==> trial 18 <==
## ArquitecturaHybridARMIPS
module ArquitecturaHybridARMIPS(input logic clk, reset,
										  output logic [31:0] imem_addr,
										  input logic [31:0] imem_rdata,
										  output logic [31:0] mem_addr,
										  output logic dmem_we,
										  output logic [31:0] dmem_wdata,
										  input logic [31:0] dmem_rdata,
										  output logic pmem_we,
										  output logic [1:0] pmem_wdata,
										  input logic [1:0] pmem_rdata,
										  output logic rf_we,
										  output logic [3:0] rf_waddr,
										  output logic [31:0] rf_wdata);
clock: 6.26 ns
lec_check: 0
abc_area: 1
cap_margin: 20
core_margin: 2
core_utilization: 72
cts_cluster_diameter: 26
cts_cluster_size: 15
hold_slack_margin: 0.29
place_density_lb_addon: 0.13
setup_slack_margin: 1.83
slew_margin: 20
run.sh (not shown) runs the stock make flow with config.mk's settings and CLKGATE_MAP_FILE=.
==> trial 40 (differences from trial 18) <==
ABC_AREA = 0   (was 1)
CELL_PAD_IN_SITES_DETAIL_PLACEMENT = 0   (was default)
CORE_ASPECT_RATIO = 1.97   (was default)
CORE_MARGIN = 10   (was 2)
CORE_UTILIZATION = 41   (was 72)
CTS_CLUSTER_DIAMETER = 25   (was 26)
CTS_CLUSTER_SIZE = 50   (was 15)
GPL_ROUTABILITY_DRIVEN = 0   (was default)
GPL_TIMING_DRIVEN = 1   (was default)
HOLD_SLACK_MARGIN = default   (was 0.29)
MAX_ROUTING_LAYER = met5   (was default)
MIN_ROUTING_LAYER = met2   (was default)
PLACE_DENSITY = 0.77   (was default)
PLACE_DENSITY_LB_ADDON = default   (was 0.13)
SETUP_SLACK_MARGIN = default   (was 1.83)
TNS_END_PERCENT = 20   (was default)
==> flow/constraint.sdc (replaced) <==
create_clock -name core_clock -period 10.3 [get_ports {clk}]
set_input_delay 2.0600 -clock core_clock [delete_from_list [all_inputs] [get_ports {clk}]]
set_output_delay 2.0600 -clock core_clock [all_outputs]
set_load 0.01 [all_outputs]
==> build 81 (differences from trial 18) <==
ABC_AREA = default   (was 1)
CORE_UTILIZATION = 71   (was 72)
CTS_CLUSTER_DIAMETER = default   (was 26)
CTS_CLUSTER_SIZE = 18   (was 15)
HOLD_SLACK_MARGIN = default   (was 0.29)
PLACE_DENSITY_LB_ADDON = default   (was 0.13)
SETUP_SLACK_MARGIN = default   (was 1.83)
==> flow/constraint.sdc (replaced) <==
create_clock -name core_clock -period 12.5 [get_ports {clk}]
set_input_delay 2.5000 -clock core_clock [delete_from_list [all_inputs] [get_ports {clk}]]
set_output_delay 2.5000 -clock core_clock [all_outputs]
set_load 0.01 [all_outputs]
==> qor summary <==
	trial 18	build 81	trial 40
Outcome	stopped before the end	stopped before the end	stopped before the end
Stage where the flow stopped	5_1_grt	5_1_grt	5_1_grt
H-tree level count	4	3	4
Cell area after placement	0.0520 mm²	0.0523 mm²	0.0535 mm²
Number of nets at floorplan	6459	5507	5507
Fraction of synthesized cell area in xor and xnor cells	0.725%	0.790%	0.790%
Fp util	73.1%	71.5%	41.3%
Detailed placement HPWL	122000 µm	153000 µm	152000 µm
Synth Area in Simple Gates	22.9%	20.0%	20.0%
Total setup buffers inserted after CTS	18	4	2
Mean cell area of the mapped netlist	7.70 µm²	9.37 µm²	9.37 µm²
CTS buffer count	183	84	138
Number of standard cells reported by yosys	6274	5322	5322
Yosys stat chip area	0.0483 mm²	0.0499 mm²	0.0499 mm²
Placed insts	7066	6091	6744
Post-synth cell types	55	90	90
Adder Area Share	3.93%	3.81%	3.81%
Portion of the post-synthesis area used by sequential elements	45.4%	44.0%	44.0%
Final weighted congestion of routability-driven global placement	1.11	1.23	-
Top cell type's share of synthesized area	31.8%	30.8%	30.8%
Number of resized instances in the post-cts repair step	168	10	18
Mux frac, synth	0%	12.1%	12.1%
Die boundary width	263 µm	269 µm	269 µm
Area of the chip	0.0692 mm²	0.0724 mm²	0.137 mm²

========
==> inputs of run a <==
ArquitecturaHybridARMIPS again, from the RTL that the note above started with.
clock: 11.6 ns
lec_check: 0
abc_area: 0
cap_margin: 20
cell_pad_in_sites_detail_placement: 0
core_aspect_ratio: 1.01
core_margin: 2
core_utilization: 70
cts_cluster_size: 77
gpl_timing_driven: 1
max_routing_layer: met5
slew_margin: 20
tns_end_percent: 20
==> run b (differences from run a) <==
==> flow/config.mk (replaced) <==
export PLATFORM = sky130hd
export DESIGN_NAME = ArquitecturaHybridARMIPS
export DESIGN_NICKNAME = ArquitecturaHybridARMIPS
export VERILOG_FILES = /design/flow/design.v
export SDC_FILE = /design/flow/constraint.sdc
export NUM_CORES = 4
export LEC_CHECK = 0
export CAP_MARGIN = 20
export CORE_MARGIN = 2
export CORE_UTILIZATION = 58
export SETUP_SLACK_MARGIN = 0.87
export SLEW_MARGIN = 20
==> flow/constraint.sdc (replaced) <==
create_clock -name core_clock -period 8.14 [get_ports {clk}]
set_input_delay 1.6280 -clock core_clock [delete_from_list [all_inputs] [get_ports {clk}]]
set_output_delay 1.6280 -clock core_clock [all_outputs]
set_load 0.01 [all_outputs]
==> run c (differences from run a) <==
==> flow/config.mk (replaced) <==
export PLATFORM = sky130hd
export DESIGN_NAME = ArquitecturaHybridARMIPS
export DESIGN_NICKNAME = ArquitecturaHybridARMIPS
export VERILOG_FILES = /design/flow/design.v
export SDC_FILE = /design/flow/constraint.sdc
export NUM_CORES = 4
export LEC_CHECK = 0
export CAP_MARGIN = 20
export CORE_MARGIN = 5
export CORE_UTILIZATION = 40
export SLEW_MARGIN = 20
==> flow/constraint.sdc (replaced) <==
create_clock -name core_clock -period 14.0 [get_ports {clk}]
set_input_delay 2.8000 -clock core_clock [delete_from_list [all_inputs] [get_ports {clk}]]
set_output_delay 2.8000 -clock core_clock [all_outputs]
set_load 0.01 [all_outputs]
==> qor summary <==
quantity                                                                            run c                   run a                     run b
Beginning of the worst hold path                                 IF_DE.out[29]$_SDFF_PP0_                       -  IF_DE.out[29]$_SDFF_PP0_
Final setup violating endpoints                                                         0                       -                        21
Hold WC Path Type                                                    register to register                       -      register to register
Sequential cell count                                                                 840                       -                       840
Standard cell with the maximum stage delay on the critical path     sky130_fd_sc_hd__fa_1                       -     sky130_fd_sc_hd__fa_1
Total met2 wirelength after detailed routing                               105000 microns                       -             97400 microns
Die y size                                                                    363 microns             272 microns               297 microns
Power share of the clock group                                                      0.332                       -                     0.310
Data required time at the worst endpoint                                         14660 ps                       -                   8790 ps
Number of buffers other than clock buffers in the final layout                        388                       -                       593
GPL Wtd Cong                                                                         1.05                    1.21                      1.13
Multi-input combinational area share                                                0.448                       -                     0.446
Count of instances resized after the clock tree is built                                0                       3                        57
Power consumed by sequential cells                                                2.85 mW                       -                   4.87 mW
Post-DP HPWL                                                               162000 microns          150000 microns            155000 microns
Normalized max-slew margin                                                          0.119                       -                    0.0773
Reported clock group power                                                        2.44 mW                       -                   4.25 mW
Run status                                               no timing/DRC/antenna violations  stopped before the end  finished with violations
Last stage reached                                                                      -                 5_1_grt                         -
Reasons for failing layout checks                                                       -                       -      negative setup slack
Post-detailed-placement cell area                                            0.0530 sq mm            0.0526 sq mm              0.0541 sq mm
Worst path max stage delay                                                         440 ps                       -                    410 ps
Power and IR drop assume default switching activity.
